## build 53
Design magnitude_wrapper, start of the top module:
module magnitude_wrapper(
	input aclk,
	input aresetn,
	input s_i_data_valid,
	output reg s_o_data_ready,
	input [31:0] s_i_data,
	output reg m_o_data_valid,
	input m_i_data_ready,
	output reg [31:0] m_o_data
    );
	reg [31:0] o_data_temp;
	reg [15:0] data_real;
	reg [15:0] data_imag;
	reg start_calc;
	reg ack_calc;
	wire [15:0] in_real = s_i_data[15:0];
	wire [15:0] in_imag = s_i_data[31:16];
	always @ (posedge aclk)
		begin
			if (aresetn == 0) begin
				s_o_data_ready <= 1'b0;
				start_calc <= 1'b0;
			end
			if (ack_calc == 1'b1) begin
				start_calc <= 0;
			end
			if ( (s_i_data_valid == 1'b1) && (ack_calc == 0)) begin
				if (in_real[15] == 1'b1)
					data_real <= ~in_real + 16'd1;
				else
					data_real <= in_real;
				if (in_imag[15] == 1'b1)
					data_imag <= ~in_imag + 16'd1;
				else
					data_imag <= in_imag;
				s_o_data_ready <= 1;
				start_calc <= 1'b1;
			end
		end
	always @ (posedge aclk)
		begin
			if (aresetn == 0) begin
				ack_calc <= 0;
			end
			if (start_calc == 1'b1) begin
				ack_calc <= 1;
				o_data_temp <= data_real*data_real + data_imag*data_imag;
			end
			else begin
				ack_calc <= 0;
			end
		end
	always @ (posedge aclk)
		begin
			if (aresetn == 0) begin
				m_o_data_valid <= 1'b0;
			end
			if (m_i_data_ready == 1'b1) begin
				if (ack_calc == 0) begin
					m_o_data_valid <= 1'b0;
				end
  ...
make LEC_CHECK=0 CAP_MARGIN=30 CORE_MARGIN=2 CORE_UTILIZATION=67 CTS_CLUSTER_DIAMETER=255 CTS_CLUSTER_SIZE=100 SETUP_SLACK_MARGIN=-0.36 SLEW_MARGIN=20 finish   # period 11.4 ns
run.sh (not shown) runs the stock make flow with config.mk's settings and CLKGATE_MAP_FILE=.
Build 53 finished every step from synthesis to the final layout, and the layout passed the timing, design-rule and antenna checks.
[inputs] build 76 vs build 53
Settings: CTS_CLUSTER_DIAMETER now 256, was 255; TNS_END_PERCENT now 10, previously not set; CORE_UTILIZATION now 22, was 67.
Compared with build 53, build 76 shows a post-place setup slack that is 61 ps lower.
Diff build 53 -> build 76: share of the core filled with cells in the final layout down 48 points; area growth from synthesis to layout up 5.1 points.
From build 53 to build 76 the numbers moved as follows: max-slew violation total from the final report held, x dimension of the die has increased.
What build 44 does differently from build 76 at the input level:
Settings: an added ABC_AREA of 1; a deleted CTS_CLUSTER_DIAMETER that had been 256; a change of CORE_UTILIZATION from 22 to 72; a change of CTS_CLUSTER_SIZE from 100 to 73; an added PLACE_DENSITY of 0.43; a deleted TNS_END_PERCENT that had been 10; a change of the clock period (ns, I/O delays scaled along) from 11.4 to 6.46.
Findings:
- No crash in build 44: every stage finished, but the layout fails its final checks due to setup timing.
- Area after synthesis, build 44 vs build 76: up by a few percent
- Total nets after synthesis is lower on build 76
- Area growth from synthesis to final layout (higher): build 44
- Looking at build 44 and build 76, the layout clock buffer count is a wash.
- Core utilization at floorplan: build 44 vs build 76 up 51 points
- Average cell area after synthesis (build 44 / build 76): 0.847
- The final reports for build 44 and build 76 show number of cells on the critical path higher in the former.
- Count of TritonRoute iterations in the first routing pass in build 44 is 1 higher than in build 76
diff inputs: build 44 => build 48
Settings: setting PLACE_DENSITY_LB_ADDON to 0.01 for the first time; removing PLACE_DENSITY (formerly 0.43); changing CTS_CLUSTER_SIZE from 73 to 76; changing SETUP_SLACK_MARGIN from -0.36 to 1.85; changing CAP_MARGIN from 30 to 20.
==> comparison <==
Build 48 ran in full, but the layout does not pass; the checks complain about setup timing.
Diff build 44..build 48 | synthesized cell area | unchanged
[build 48 vs build 44] slew at the pin with the worst max-slew slack: higher in build 48
Against build 44, build 48 comes in 0.56% higher on cell area after placement.
[compare] base=build 44 new=build 48: sequential share of layout area went down; fraction of area in non-clock buffers rose by 1.9 points.
Compared with build 44, in build 48 insertion delay to the later sink of the worst-skew pair higher, worst hold margin essentially unchanged, number of global-route vias before repair went up.
Input changes introduced in build 20 (baseline for comparison: build 48):
Settings: clearing PLACE_DENSITY_LB_ADDON, which used to be 0.01; clearing SETUP_SLACK_MARGIN, which used to be 1.85; clearing ABC_AREA, which used to be 1; swapping 76 for 36 in CTS_CLUSTER_SIZE; swapping 6.46 for 6.92 in the clock period (ns, I/O delays scaled along).
Results
Build 20 completed end to end; final checks failed (setup timing).
Build 48 and build 20 ended up with nearly the same storage element area.
Delay of the slowest cell on the worst path, build 48 and build 20: lower on build 20
Final area, build 20 vs build 48: down by a little under 10%
Of the two candidates, build 48 has the worse overall routed net length and build 20 the better one.
Comparing build 48 and build 20, the lower first-pass iteration count of the detailed router is on build 20.
Final period utilization in build 20 is 0.36 points above build 48.
Delta (build 20 minus build 48): worst hold margin went down 4.3 ps, core utilization before placement went up 0.45 points, global routing usage summed across all routing layers went down 1.6 points.
Compared with build 48, placement density in the core of build 20 is lower.
Setup changes, build 20 to build 83
Settings: CTS_CLUSTER_SIZE no longer set, was 36; CORE_UTILIZATION now 58, was 72; the clock period (ns, I/O delays scaled along) now 4.54, was 6.92.
Notes after the runs:
Build 83 ran in full, but the layout does not pass; the checks complain about setup timing. Data arrival at the endpoint of the critical path: higher on build 20. Compared build 20 against build 83; total of buffers placed on input and output ports within noise. Comparing the two runs side by side, build 83 comes out behind build 20 on final worst-path setup slack.

== job 101 ==
magnitude_wrapper again, from the RTL that the note above started with.
==> flow/design.v (excerpt) <==
module magnitude_wrapper(
	input aclk,
	input aresetn,
	input s_i_data_valid,
	output reg s_o_data_ready,
	input [31:0] s_i_data,
	output reg m_o_data_valid,
	input m_i_data_ready,
	output reg [31:0] m_o_data
    );
==> flow/config.mk <==
export PLATFORM = sky130hd
export DESIGN_NAME = magnitude_wrapper
export DESIGN_NICKNAME = magnitude_wrapper
export VERILOG_FILES = /design/flow/design.v
export SDC_FILE = /design/flow/constraint.sdc
export NUM_CORES = 4
export LEC_CHECK = 0
export ABC_AREA = 1
export CAP_MARGIN = 20
export CORE_MARGIN = 2
export CORE_UTILIZATION = 72
export CTS_CLUSTER_SIZE = 76
export GPL_ROUTABILITY_DRIVEN = 0
export PLACE_DENSITY_LB_ADDON = 0.01
export SETUP_SLACK_MARGIN = 1.85
export SLEW_MARGIN = 20
==> flow/constraint.sdc <==
create_clock -name core_clock -period 6.46 [get_ports {aclk}]
set_input_delay 1.2920 -clock core_clock [delete_from_list [all_inputs] [get_ports {aclk}]]
set_output_delay 1.2920 -clock core_clock [all_outputs]
set_load 0.01 [all_outputs]
Job 101 finished all stages; layout check result: FAIL, due to negative setup slack.
Relative to job 101, the following input files were edited for job 102:
# job 101
export LEC_CHECK = 0
export ABC_AREA = 1
export CAP_MARGIN = 20
export CORE_MARGIN = 2
export CORE_UTILIZATION = 72
export CTS_CLUSTER_SIZE = 76
export GPL_ROUTABILITY_DRIVEN = 0
export PLACE_DENSITY_LB_ADDON = 0.01
export SETUP_SLACK_MARGIN = 1.85
export SLEW_MARGIN = 20
create_clock -name core_clock -period 6.46 [get_ports {aclk}]
# job 102
export LEC_CHECK = 0
export ABC_AREA = 1
export CAP_MARGIN = 20
export CORE_MARGIN = 2
export CORE_UTILIZATION = 72
export CTS_CLUSTER_DIAMETER = 354
export CTS_CLUSTER_SIZE = 72
export PLACE_DENSITY_LB_ADDON = 0.01
export SETUP_SLACK_MARGIN = 1.94
export SLEW_MARGIN = 20
create_clock -name core_clock -period 6.71 [get_ports {aclk}]
## What came out
- The final layout from job 102, which completed every stage, passed the timing, design-rule and antenna checks at the end of the flow.
- Measured against each other, job 102 and job 101 differ in core utilization, the higher figure coming from job 101.
- Final critical delay including setup and external delays, job 102 and job 101, lower one = job 102.
- Of job 102 and job 101, the run reporting the lower number of resized instances in the post-cts repair step was job 102.
- Summary — first-pass GRT wire length, job 102 relative to job 101: lower, by 2400 µm.
- Delta (job 102 minus job 101): setup slack saw an increase.
- Job 102: number of cells on the critical path lower than job 101
- Per the comparison of job 102 with job 101, sequential cell count of the final layout neither gained nor lost much, count of unique library cells instantiated by Yosys neither gained nor lost much.
- A beginning of the critical path of data_real[7] is what job 101 shows, while data_imag[9] belongs to job 102.
Inputs modified between job 102 and job 103:
# job 102
export LEC_CHECK = 0
export ABC_AREA = 1
export CAP_MARGIN = 20
export CORE_MARGIN = 2
export CORE_UTILIZATION = 72
export CTS_CLUSTER_DIAMETER = 354
export CTS_CLUSTER_SIZE = 72
export PLACE_DENSITY_LB_ADDON = 0.01
export SETUP_SLACK_MARGIN = 1.94
export SLEW_MARGIN = 20
create_clock -name core_clock -period 6.71 [get_ports {aclk}]
# job 103
export LEC_CHECK = 0
export ABC_AREA = 1
export CAP_MARGIN = 20
export CORE_MARGIN = 2
export CORE_UTILIZATION = 72
export SLEW_MARGIN = 20
create_clock -name core_clock -period 11.6 [get_ports {aclk}]
Re number of filler cells placed in the layout: job 102 and job 103 aren't equal, and the higher value belongs to job 103. Post-route cell area (job 103 / job 102): 0.898. Comparing job 102 and job 103, wire length on met1 is higher on job 102. Compared with job 102, job 103 shows area growth from synthesis to layout lower by 12 points.
Edits applied to the flow inputs when going from job 103 to job 104:
# job 103
export LEC_CHECK = 0
export ABC_AREA = 1
export CAP_MARGIN = 20
export CORE_MARGIN = 2
export CORE_UTILIZATION = 72
export SLEW_MARGIN = 20
create_clock -name core_clock -period 11.6 [get_ports {aclk}]
# job 104
export LEC_CHECK = 0
export CAP_MARGIN = 20
export CORE_MARGIN = 2
export CORE_UTILIZATION = 40
export SLEW_MARGIN = 20
create_clock -name core_clock -period 8.17 [get_ports {aclk}]
--- outcome ---
Job 104 ran to completion and came out clean on the timing, design-rule and antenna checks.
Between job 103 and job 104, area added between synthesis and finish increased.
Job 104 ended up with a lower global-route wire length before repair than job 103 did.
Summary of job 104 over job 103: cell area after layout went down 2.5%, final hold slack went up 28 ps.
For job 105, these inputs were changed with respect to job 104:
# job 104
export LEC_CHECK = 0
export CAP_MARGIN = 20
export CORE_MARGIN = 2
export CORE_UTILIZATION = 40
export SLEW_MARGIN = 20
create_clock -name core_clock -period 8.17 [get_ports {aclk}]
# job 105
export LEC_CHECK = 0
export CAP_MARGIN = 20
export CORE_MARGIN = 2
export CORE_UTILIZATION = 35
export CTS_CLUSTER_DIAMETER = 32
export SLEW_MARGIN = 20
create_clock -name core_clock -period 10.0 [get_ports {aclk}]
[summary]
Having completed the whole flow, job 105 delivered a layout that passed the timing, design-rule and antenna checks. In job 105 relative to job 104, number of global-route vias before repair had gone down slightly. Job 105 ends up with higher clock buffer count in the final layout than job 104 does. Logic depth of the worst register-to-register path came out higher on job 105 than on job 104. [compare] base=job 104 new=job 105: signed area change from the synthesized netlist to the final layout flat, wire length up 220 µm, global-route wire length before repair flat, count of standard-cell rows up about 8%.

The RTL this note starts from:
==> flow/design.v <==
`timescale 1ns / 1ps
module magnitude_wrapper(
	input aclk,
	input aresetn,
	input s_i_data_valid,
	output reg s_o_data_ready,
	input [31:0] s_i_data,
	output reg m_o_data_valid,
	input m_i_data_ready,
	output reg [31:0] m_o_data
    );
	reg [31:0] o_data_temp;
	reg [15:0] data_real;
	reg [15:0] data_imag;
	reg start_calc;
	reg ack_calc;
	wire [15:0] in_real = s_i_data[15:0];
	wire [15:0] in_imag = s_i_data[31:16];
	always @ (posedge aclk)
		begin
			if (aresetn == 0) begin
				s_o_data_ready <= 1'b0;
				start_calc <= 1'b0;
			end
			if (ack_calc == 1'b1) begin
				start_calc <= 0;
			end
			if ( (s_i_data_valid == 1'b1) && (ack_calc == 0)) begin
				if (in_real[15] == 1'b1)
					data_real <= ~in_real + 16'd1;
				else
					data_real <= in_real;
				if (in_imag[15] == 1'b1)
					data_imag <= ~in_imag + 16'd1;
				else
					data_imag <= in_imag;
				s_o_data_ready <= 1;
				start_calc <= 1'b1;
			end
		end
	always @ (posedge aclk)
		begin
			if (aresetn == 0) begin
				ack_calc <= 0;
			end
			if (start_calc == 1'b1) begin
				ack_calc <= 1;
				o_data_temp <= data_real*data_real + data_imag*data_imag;
			end
			else begin
				ack_calc <= 0;
			end
		end
	always @ (posedge aclk)
		begin
			if (aresetn == 0) begin
				m_o_data_valid <= 1'b0;
			end
			if (m_i_data_ready == 1'b1) begin
				if (ack_calc == 0) begin
					m_o_data_valid <= 1'b0;
				end
				else begin
					m_o_data_valid <= 1'b1;
					m_o_data <= o_data_temp;
				end
			end
		end
endmodule
export LEC_CHECK = 0
export ABC_AREA = 1
export CAP_MARGIN = 20
export CORE_MARGIN = 2
export CORE_UTILIZATION = 72
export CTS_CLUSTER_SIZE = 99
export SLEW_MARGIN = 20
export TNS_END_PERCENT = 15
create_clock -name core_clock -period 5.27 [get_ports {aclk}]
The baseline finished but fails on setup timing.
==> next run, changes <==
--- a/flow/config.mk
+++ b/flow/config.mk
@@ -10,5 +10,7 @@
 export CORE_MARGIN = 2
 export CORE_UTILIZATION = 72
-export CTS_CLUSTER_SIZE = 99
+export CTS_CLUSTER_DIAMETER = 383
+export CTS_CLUSTER_SIZE = 93
+export SETUP_SLACK_MARGIN = 1.26
 export SLEW_MARGIN = 20
 export TNS_END_PERCENT = 15
==> flow/constraint.sdc (replaced) <==
create_clock -name core_clock -period 5.29 [get_ports {aclk}]
set_input_delay 1.0580 -clock core_clock [delete_from_list [all_inputs] [get_ports {aclk}]]
set_output_delay 1.0580 -clock core_clock [all_outputs]
set_load 0.01 [all_outputs]
Outcome:
- The changed run completed and failed the layout checks on setup timing
- fmax came out lower by 5.3%
- via count grows by 11%
- wire length climbs by 27%
==> next run, changes <==
--- a/flow/config.mk
+++ b/flow/config.mk
@@ -10,7 +10,6 @@
 export CORE_MARGIN = 2
 export CORE_UTILIZATION = 72
-export CTS_CLUSTER_DIAMETER = 383
 export CTS_CLUSTER_SIZE = 93
-export SETUP_SLACK_MARGIN = 1.26
+export PLACE_DENSITY = 0.36
 export SLEW_MARGIN = 20
 export TNS_END_PERCENT = 15
==> flow/constraint.sdc (replaced) <==
create_clock -name core_clock -period 4.23 [get_ports {aclk}]
set_input_delay 0.8460 -clock core_clock [delete_from_list [all_inputs] [get_ports {aclk}]]
set_output_delay 0.8460 -clock core_clock [all_outputs]
set_load 0.01 [all_outputs]
The new run finished but fails on setup timing.
Final area came out higher slightly.
Maximum frequency came out higher slightly.
Area after synthesis is unchanged.
Routed wire length came out lower by a few percent.
Core utilization came out higher by 0.45 points.
Worst hold slack gets worse by 0.0094 ns.
==> next run, changes <==
--- a/flow/config.mk
+++ b/flow/config.mk
@@ -10,6 +10,5 @@
 export CORE_MARGIN = 2
 export CORE_UTILIZATION = 72
-export CTS_CLUSTER_SIZE = 93
-export PLACE_DENSITY = 0.36
+export CTS_CLUSTER_SIZE = 76
+export PLACE_DENSITY_LB_ADDON = 0.28
 export SLEW_MARGIN = 20
-export TNS_END_PERCENT = 15
==> flow/constraint.sdc (replaced) <==
create_clock -name core_clock -period 6.46 [get_ports {aclk}]
set_input_delay 1.2920 -clock core_clock [delete_from_list [all_inputs] [get_ports {aclk}]]
set_output_delay 1.2920 -clock core_clock [all_outputs]
set_load 0.01 [all_outputs]
The changed run produced a layout that fails on setup timing. Count of clock-buffer cells in the layout rises by 1. Worst setup slack improves by 2.2 ns. Core utilization goes down by 4.3 points. Clock skew goes up by 0.014 ns. Design area went down by a few percent. Global-route usage decreases by 6.5 points. Worst hold slack gains 0.033 ns. Via count goes down by a few percent. Fmax barely changes.
==> next run, changes <==
--- a/flow/config.mk
+++ b/flow/config.mk
@@ -6,9 +6,6 @@
 export NUM_CORES = 4
 export LEC_CHECK = 0
-export ABC_AREA = 1
 export CAP_MARGIN = 20
 export CORE_MARGIN = 2
-export CORE_UTILIZATION = 72
-export CTS_CLUSTER_SIZE = 76
-export PLACE_DENSITY_LB_ADDON = 0.28
+export CORE_UTILIZATION = 40
 export SLEW_MARGIN = 20
==> flow/constraint.sdc (replaced) <==
create_clock -name core_clock -period 10.0 [get_ports {aclk}]
set_input_delay 2.0000 -clock core_clock [delete_from_list [all_inputs] [get_ports {aclk}]]
set_output_delay 2.0000 -clock core_clock [all_outputs]
set_load 0.01 [all_outputs]
Now the flow ran to the end with no violations.
Hold slack barely changes.
Synthesized cell count fell by about 20%.
Die size rose by about 70%.
Design area fell by about 13%.
Utilization fell by 42 points.
Clock-buffer cell count fell by 1.
==> next run, changes <==
--- a/flow/config.mk
+++ b/flow/config.mk
@@ -6,6 +6,11 @@
 export NUM_CORES = 4
 export LEC_CHECK = 0
+export ABC_AREA = 1
 export CAP_MARGIN = 20
-export CORE_MARGIN = 2
-export CORE_UTILIZATION = 40
-export SLEW_MARGIN = 20
+export CORE_ASPECT_RATIO = 0.5
+export CORE_MARGIN = 7
+export CORE_UTILIZATION = 69
+export CTS_CLUSTER_DIAMETER = 310
+export CTS_CLUSTER_SIZE = 100
+export HOLD_SLACK_MARGIN = 0.06
+export SLEW_MARGIN = 25
Effect:
- first-iteration DRC count rises by well over a third
- clock skew increases by 0.0087 ns
- setup slack gets better by 1.1 ns
- fmax is higher by about a fifth
- utilization rose by 31 points
- cell count goes up by a little under a tenth
- sequential share of layout area fell by 0.50 points
